== v37 ==
==> flow/design.v (excerpt) <==
module izhikevich_neuron #(parameter DT = 16'h0100)  
(
    input wire clk,
    input wire rst,
    input wire [15:0] I,           
    output reg spike               
);
==> flow/config.mk <==
export PLATFORM = sky130hd
export DESIGN_NAME = izhikevich_neuron
export DESIGN_NICKNAME = izhikevich_neuron
export VERILOG_FILES = /design/flow/design.v
export SDC_FILE = /design/flow/constraint.sdc
export NUM_CORES = 4
export LEC_CHECK = 0
export ABC_AREA = 1
export CAP_MARGIN = 20
export CORE_MARGIN = 2
export CORE_UTILIZATION = 72
export MAX_ROUTING_LAYER = met4
export SETUP_SLACK_MARGIN = 1.88
export SLEW_MARGIN = 20
==> flow/constraint.sdc <==
create_clock -name core_clock -period 6.49 [get_ports {clk}]
set_input_delay 1.2980 -clock core_clock [delete_from_list [all_inputs] [get_ports {clk}]]
set_output_delay 1.2980 -clock core_clock [all_outputs]
set_load 0.01 [all_outputs]
run.sh (not shown) runs the stock make flow with config.mk's settings and CLKGATE_MAP_FILE=.
v37 did not run to completion, as it errored out during global routing.
Setup changes, v37 to v45
- SETUP_SLACK_MARGIN no longer set, was 1.88
- ABC_AREA no longer set, was 1
- the clock period (ns, I/O delays scaled along) now 11.1, was 6.49
[summary]
- Status for v37 and v45: no clean run
- v37: it failed during global routing, and the tool reported DPL-0038.
- Re maximum level of the CTS H-tree: no difference whatsoever between v37 and v45.
- In the tables for v37 and v45, post-cts repair resize count reads higher with v37.
- Changes observed in v45 relative to v37: count of buffers added by post-CTS timing repair for setup lower, area share of and-or/or-and cells after synthesis higher, post-cts hold buffer count roughly the same, y dimension of the die lower.
- Compare v37 and v45 | share of synthesized area occupied by flip-flops and latches higher: v45
- v45 ended with less detailed placement HPWL than v37.
Input-level comparison between v21 and v45:
- changing CORE_UTILIZATION from 72 to 40
- removing MAX_ROUTING_LAYER (formerly met4)
- setting PLACE_DENSITY to 0.6 for the first time
- changing the clock period (ns, I/O delays scaled along) from 11.1 to 12.0
==> results <==
- v21 did not stop at any stage, and its layout met the timing, design-rule and antenna checks.
- Taking v45 as the reference point, the data arrival at the endpoint of the critical path of v21 rises by 0.20 ns.
- Diff v45 -> v21: design area decreased 1100 um2, buffer share of cell area decreased 4.8 points, vias after detailed routing decreased about 9%, critical path depth increased about 2.2%.
Modified inputs, v30 compared to v21
- CTS_CLUSTER_DIAMETER newly set to 331
- PLACE_DENSITY removed (was 0.6)
- CTS_CLUSTER_SIZE newly set to 100
- TNS_END_PERCENT newly set to 10
- ABC_AREA newly set to 0
- PLACE_DENSITY_LB_ADDON newly set to 0.3
- CORE_UTILIZATION changed from 40 to 20
==> comparison <==
Compared with v21, v30 shows a higher worst slew margin relative to its limit. Compared with v21, v30 improves via count. On layout buffer count excluding clock buffers, the lower figure sits with v21, not v30. Core utilization: v30 < v21. First element of the critical path: v[5] -> v21, v[6] -> v30.

## north
izhikevich_neuron again, from the RTL that the note above started with.
clock: 13.4 ns
lec_check: 0
abc_area: 1
cap_margin: 20
core_aspect_ratio: 0.92
core_margin: 2
core_utilization: 72
place_density: 0.6
setup_slack_margin: 3.96
slew_margin: 20
tns_end_percent: 10
north has completed all stages; timing, DRC and antenna checks passed.
## Diff of input files: south against north
Settings: TNS_END_PERCENT: 10 -> unset; CORE_ASPECT_RATIO: 0.92 -> unset; SETUP_SLACK_MARGIN: 3.96 -> -0.52; PLACE_DENSITY: 0.6 -> unset; ABC_AREA: 1 -> unset; the clock period (ns, I/O delays scaled along): 13.4 -> 11.4.
==> results <==
Any difference in number of hold buffers added after CTS between south and north is small enough to ignore.
Sort south and north by inverter count, descending, and north comes first.
north was carried through to the last stage, and its layout satisfied the timing, design-rule and antenna checks.
Final checks on south, whose flow otherwise completed, came back failing, citing setup timing.
[compare] base=north new=south: non-clock buffer count higher.
Sort south and north by flip-flop and latch share of the layout cell area, ascending, and north comes first.
In south, the post-layout instance area came out 11% below the value in north.
In south the final worst slack turned out 2350 ps lower than in north.
What east does differently from south at the input level:
Settings: setting PLACE_DENSITY to 0.38 for the first time; setting CTS_CLUSTER_DIAMETER to 193 for the first time; removing SETUP_SLACK_MARGIN (formerly -0.52); setting TNS_END_PERCENT to 10 for the first time; setting CTS_CLUSTER_SIZE to 98 for the first time; changing the clock period (ns, I/O delays scaled along) from 11.4 to 10.2.
Against south, east comes in 8.2 points higher on layout overhead on the synthesized area. The flow for east finished, though final verification flagged setup timing. [compare] base=south new=east: maximum frequency rose by about 1%; non-clock buffer count rose by about 80%. Taking south as the reference point, the peak per-stage delay on the critical path of east rises by 30 ps. Taking south as the reference, in east sequential share of layout area -0.37 points; critical path depth saw a decrease; minimum clock period after layout has decreased; data required time at the worst endpoint fell 1200 ps. The run with more setup slack is south; east has less.
[inputs] west vs east
Settings: CTS_CLUSTER_DIAMETER removed (was 193); CTS_CLUSTER_SIZE removed (was 98); TNS_END_PERCENT removed (was 10); PLACE_DENSITY_LB_ADDON newly set to 0.08; MAX_ROUTING_LAYER newly set to met4; ABC_AREA newly set to 1; PLACE_DENSITY removed (was 0.38); the clock period (ns, I/O delays scaled along) changed from 10.2 to 6.49.
## What came out
- Status: west FAILED at global routing (tool error)
- In west, the post-cts gate resize count came out 164 above the value in east.
- The number of buffers added to fix hold violations after cts on east is in line with that on west.
- The floorplan utilization of west falls short of that of east by 0.27 points.
- Die area | west > east
- From east to west the numbers moved as follows: die width now larger; number of enable flip-flop cells comparable; area fraction in full adders, half adders and majority gates now smaller.
Edits applied to the flow inputs when going from west to middle:
Settings: removing ABC_AREA (formerly 1); removing PLACE_DENSITY_LB_ADDON (formerly 0.08); changing CORE_UTILIZATION from 72 to 64; removing MAX_ROUTING_LAYER (formerly met4).
==> results <==
- middle — post-CTS setup buffer count 8 lower, west as reference
- In the metrics for middle and west, the one carrying the lower adder-cell share of the synthesized area is west.
- Cmp middle vs west: average cell area after synthesis higher in middle
- Placed instance area for middle is lower than for west.
- Of middle and west, the higher global placement routability congestion belongs to west.
- Row chip area estimate from yosys synthesis: middle lower / west higher
- The final report for middle shows a completed flow and a layout that fails verification, specifically setup timing.

== juniper ==
Starting RTL as in the previous note.
Settings: LEC_CHECK=0, ABC_AREA=1, CAP_MARGIN=20, CORE_MARGIN=2, CORE_UTILIZATION=71, HOLD_SLACK_MARGIN=0.29, PLACE_DENSITY_LB_ADDON=0.11, SETUP_SLACK_MARGIN=-0.63, SLEW_MARGIN=20; clock period 10.0 ns.
What the final checks of juniper revealed, after a flow that finished every stage, was a layout that fails on negative setup slack.
Relative to juniper, the following input files were edited for raven:
- a deleted HOLD_SLACK_MARGIN that had been 0.29
- a change of SETUP_SLACK_MARGIN from -0.63 to 2.71
[summary]
- raven: it failed with a tool error in global routing, so there are no final results.
- Post-synthesis sequential element count came out exactly the same in raven and juniper.
- Net count after synthesis came out exactly the same in raven and juniper.
- Reported for raven and juniper, number of top-level pins turned out identical to the last digit.
- Reported for raven and juniper, core box area turned out identical to the last digit.
- Measured against each other, raven and juniper differ in final HPWL from detailed placement, the lower figure coming from raven.
- Summary of raven over juniper: post-placement setup slack decreased 0.027 ns; area of the die now sits at about the same level; placement-stage cell area rose 0.93%; number of cells upsized or downsized after cts went up by 151.
Here is what was changed in the inputs of cedar compared with raven.
- clearing SETUP_SLACK_MARGIN, which used to be 2.71
- clearing ABC_AREA, which used to be 1
- putting MAX_ROUTING_LAYER at met4 where nothing was set
- clearing PLACE_DENSITY_LB_ADDON, which used to be 0.11
- swapping 71 for 66 in CORE_UTILIZATION
- swapping 10.0 for 8.19 in the clock period (ns, I/O delays scaled along)
Findings:
- cedar finished every stage; the final checks, however, were not passed, the failures being negative setup slack.
- Status(raven) = ERROR, stage = global routing
- Lower worst setup slack after placement was reported by cedar, not raven.
- Summary — average cell area after synthesis, cedar relative to raven: higher, by 16%.
- cedar gives less final RePlAce weighted congestion than raven did.
- cedar vs raven — die area climbed slightly
- Sort cedar and raven by core area asc -> top: raven
- Cmp cedar and raven / parity-gate share of the synthesized area counting xor and xnor cells / higher: cedar
- [cedar] number of gates given a new drive strength after cts fell about 60% relative to raven
- Summary of cedar over raven: share of the core filled by cells before placement went down by 5.0 points; total cell area reported by yosys after synthesis went down by 1000 um2; placed cell count went down by 403.
The inputs of maple differ from those of cedar as listed below.
- CORE_UTILIZATION now 72, was 66
- ABC_AREA now 1, previously not set
- the clock period (ns, I/O delays scaled along) now 6.49, was 8.19
--- outcome ---
STATUS run=cedar STAGES=ALL_DONE FINAL_CHECKS=FAILED CAUSE=negative setup slack
The flow ended early for maple: it failed with a tool error in global routing.
Count of buffers added by post-CTS timing repair for setup (maple / cedar): 1.8
Yosys stat cell total (maple vs. cedar) increases by more than 10%
Going from cedar to maple, the vertical extent of the die was found to have gone down by 0.87%.
Relative to cedar, the overall chip area of maple is lower by about 1.7%.
Diff cedar and maple: synthesized instance count higher in maple
Changes in lagoon relative to maple:
- CORE_UTILIZATION changed from 72 to 56
- MAX_ROUTING_LAYER removed (was met4)
- ABC_AREA removed (was 1)
- the clock period (ns, I/O delays scaled along) changed from 6.49 to 6.65
Notes after the runs:
lagoon finished every stage; the final checks, however, were not passed, the failures being negative setup slack. NOTE die area maple->lagoon increased by more than 10%. Taking maple as the reference, in lagoon post-synthesis cell count from yosys went down about 20%; synthesized cell count down 19%; yosys-reported design area after synthesis fell by 6.7%; site row count up about 9%; post-synthesis compound-gate area fraction increased 0.50 points. Register area share after synthesis, lagoon and maple, higher one = lagoon. Relative to maple, placed cell count decreased by 11% in lagoon.

Setup of try-cedar:
The RTL this note starts from:
==> flow/design.v <==
module izhikevich_neuron #(parameter DT = 16'h0100)  
(
    input wire clk,
    input wire rst,
    input wire [15:0] I,           
    output reg spike               
);
    reg signed [15:0] v, u;
    wire signed [15:0] a = 16'h0051;    
    wire signed [15:0] b = 16'h0200;    
    wire signed [15:0] c = -16'sd16640;  
    wire signed [15:0] d = 16'h0800;    
    wire signed [15:0] v_sq;
    wire signed [15:0] term1, term2, term3, dv_raw, du_raw;
    wire signed [15:0] bv;
    localparam signed [15:0] V_THRESH = 16'd7680;  
    cordic_mult sq_v (.x(v), .y(v), .out(v_sq));
    cordic_mult mul_004 (.x(16'h0148), .y(v_sq), .out(term1));
    cordic_mult mul_5v (.x(16'h0500), .y(v), .out(term2));
    assign term3 = 16'd35840;  
    assign dv_raw = term1 + term2 + term3 - u + I;
    cordic_mult mul_bv (.x(b), .y(v), .out(bv));
    assign du_raw = (bv - u);
    wire signed [15:0] du;
    cordic_mult mul_a (.x(a), .y(du_raw), .out(du));
    wire signed [31:0] dv_dt = dv_raw * $signed(DT);
    wire signed [31:0] du_dt = du * $signed(DT);
    always @(posedge clk or posedge rst) begin
        if (rst) begin
            v <= c;
            u <= 0;
            spike <= 0;
        end else begin
            if (v >= V_THRESH) begin
                v <= c;
                u <= u + d;
                spike <= 1;
            end else begin
                v <= v + dv_dt[23:8];  
                u <= u + du_dt[23:8];
                spike <= 0;
            end
        end
    end
endmodule
module cordic_mult(
    input signed [15:0] x,
    input signed [15:0] y,
    output signed [15:0] out
);
    wire signed [31:0] temp;
    assign temp = x * y;
    assign out = temp[23:8];  
endmodule
Settings: LEC_CHECK=0, ABC_AREA=0, CAP_MARGIN=20, CELL_PAD_IN_SITES_DETAIL_PLACEMENT=1, CELL_PAD_IN_SITES_GLOBAL_PLACEMENT=3, CORE_ASPECT_RATIO=1.92, CORE_MARGIN=3, CORE_UTILIZATION=41, GPL_TIMING_DRIVEN=0, SLEW_MARGIN=20; clock period 18.6 ns.
For try-juniper, these inputs were changed with respect to try-cedar:
- clearing CORE_ASPECT_RATIO, which used to be 1.92
- swapping 3 for 2 in CORE_MARGIN
- clearing CELL_PAD_IN_SITES_GLOBAL_PLACEMENT, which used to be 3
- clearing GPL_TIMING_DRIVEN, which used to be 0
- clearing ABC_AREA, which used to be 0
- swapping 18.6 for 12.0 in the clock period (ns, I/O delays scaled along)
Findings:
Adder-cell area share of the yosys netlist: try-juniper vs try-cedar identical. Compared with try-cedar, in try-juniper met1 routed wirelength after detailed routing saw an increase, length in cells of the worst reg-to-reg path saw an increase. Against try-cedar, the final cell area of try-juniper is higher. Taking try-cedar as the reference, in try-juniper global-route wire length before repair moved down; non-clock buffer count moved up. try-juniper and try-cedar ended up with roughly the same clock latency at the later pin of the worst-skew pair. try-juniper vs. try-cedar: growth of design area from synthesis to finish went up by 5.2 points. Sequential share of layout area was lower in the run labelled try-juniper.
The inputs of try-raven differ from those of try-juniper as listed below.
- CELL_PAD_IN_SITES_DETAIL_PLACEMENT no longer set, was 1
- CTS_CLUSTER_SIZE now 26, previously not set
- CORE_UTILIZATION now 40, was 41
- TNS_END_PERCENT now 40, previously not set
- CTS_CLUSTER_DIAMETER now 291, previously not set
- ABC_AREA now 1, previously not set
- SLEW_MARGIN now 15, was 20
Findings:
- try-raven was carried through to the last stage, and its layout satisfied the timing, design-rule and antenna checks.
- Per the comparison of try-raven with try-juniper, actual slew at the worst max-slew pin went down by 0.42 ns; non-clock buffer count went down by 34.
- Delta(fmax, try-raven - try-juniper) > 0
- The flop share of the area on try-juniper is in line with that on try-raven.
- Row synthesized cell count: try-raven higher / try-juniper lower
- try-raven has count of clock-buffer cells in the layout below what try-juniper had.
- Looking at number of gates given a new drive strength after cts, try-raven sits 15 below try-juniper.
- Of try-raven and try-juniper, try-juniper shows the higher arrival time of the worst setup path, with try-raven below it.
Input-level comparison between try-umber and try-raven:
- CTS_CLUSTER_SIZE: 26 -> 100
- CORE_UTILIZATION: 40 -> 33
- PLACE_DENSITY: unset -> 0.91
- Between try-umber and try-raven, the average wire per cell in the routed design does not differ in any meaningful way.
- Fill cell total of the finished layout: try-umber vs try-raven up about 17%
- try-raven → try-umber: sequential cell area has decreased, first-pass GRT wire length has increased.
- As of try-umber, final area had fallen slightly compared to try-raven.
- Summary — buffer-and-inverter tally for the worst setup path, try-umber relative to try-raven: higher, by 2.

lane 1:
Starts from the design.v that is shown in full above.
export LEC_CHECK = 0
export CAP_MARGIN = 20
export CORE_MARGIN = 2
export CORE_UTILIZATION = 40
export PLACE_DENSITY = 0.6
export SLEW_MARGIN = 20
create_clock -name core_clock -period 11.7 [get_ports {clk}]
--- input diff lane 1..lane 2 ---
diff --git a/flow/config.mk b/flow/config.mk
--- a/flow/config.mk
+++ b/flow/config.mk
@@ -10,2 +10,2 @@
-export CORE_UTILIZATION = 40
-export PLACE_DENSITY = 0.6
+export CORE_UTILIZATION = 66
+export HOLD_SLACK_MARGIN = -0.08
==> flow/constraint.sdc <==
create_clock -name core_clock -period 8.19 [get_ports {clk}]
set_input_delay 1.6380 -clock core_clock [delete_from_list [all_inputs] [get_ports {clk}]]
set_output_delay 1.6380 -clock core_clock [all_outputs]
set_load 0.01 [all_outputs]
--- outcome ---
Nothing crashed in lane 2 and all stages finished; the problem is that the final layout failed, the offending checks being negative setup slack. Compared with lane 1, in lane 2 post-detailed-route wirelength per cell increased by about 26% relative to the old numbers; mean number of vias per cell increased by about 16% relative to the old numbers; top achievable clock speed decreased by 2.4% relative to the old numbers; post-layout instance area increased by 10% relative to the old numbers. Summary — placer's final routability congestion estimate, lane 2 relative to lane 1: higher, by 13%. Comparing lane 1 and lane 2, the lower number of logic stages on the critical path including buffering was measured on lane 1.
For lane 3, these inputs were changed with respect to lane 2:
diff --git a/flow/config.mk b/flow/config.mk
--- a/flow/config.mk
+++ b/flow/config.mk
@@ -7,0 +8 @@
+export ABC_AREA = 1
@@ -10,2 +11,2 @@
-export CORE_UTILIZATION = 66
-export HOLD_SLACK_MARGIN = -0.08
+export CORE_UTILIZATION = 72
+export PLACE_DENSITY = 0.6
==> flow/constraint.sdc <==
create_clock -name core_clock -period 13.4 [get_ports {clk}]
set_input_delay 2.6800 -clock core_clock [delete_from_list [all_inputs] [get_ports {clk}]]
set_output_delay 2.6800 -clock core_clock [all_outputs]
set_load 0.01 [all_outputs]
==> results <==
- Lane 3: done, clean on timing, DRC and antenna
- Worst hold slack on lane 3 is up relative to lane 2.
- Area fraction in mux cells on lane 3 is down relative to lane 2.
- Looking at number of filler instances in the final layout, lane 3 sits about 36% higher than lane 2 does.
- Comparing area share of and/or/nand/nor cells after synthesis for lane 3 and lane 2, the bigger number came from lane 3.
- The setup slack of lane 3 is larger than that of lane 2.
- Die size: lane 3 is under lane 2
- Sort lane 3 and lane 2 by area after synthesis, ascending, and lane 2 comes first.
- Per the comparison of lane 3 with lane 2, fraction of synthesized cell area in xor and xnor cells went down, global-route usage went up, met3 layer wire length in the routed design went up, fraction of area in registers went up.
Input-level comparison between lane 4 and lane 3:
diff --git a/flow/config.mk b/flow/config.mk
--- a/flow/config.mk
+++ b/flow/config.mk
@@ -9,0 +10 @@
+export CORE_ASPECT_RATIO = 0.92
@@ -11,0 +13,2 @@
+export CTS_CLUSTER_DIAMETER = 320
+export CTS_CLUSTER_SIZE = 10
@@ -12,0 +16 @@
+export SETUP_SLACK_MARGIN = 3.96
@@ -13,0 +18 @@
+export TNS_END_PERCENT = 10
==> results <==
- In lane 4 relative to lane 3, total area of sequential cells had gone up by a few percent.
- Lane 3 → lane 4: worst-case setup slack after placement now sits lower, count of non-filler cells in the finished layout now sits higher.
- Lane 4 has post-layout minimum cycle time below what lane 3 had.
- Lane 3 has lower design area than lane 4.
- Sort lane 4 and lane 3 by via count desc -> top: lane 4
- Lane 4: length of routed met3 wiring 77% above lane 3
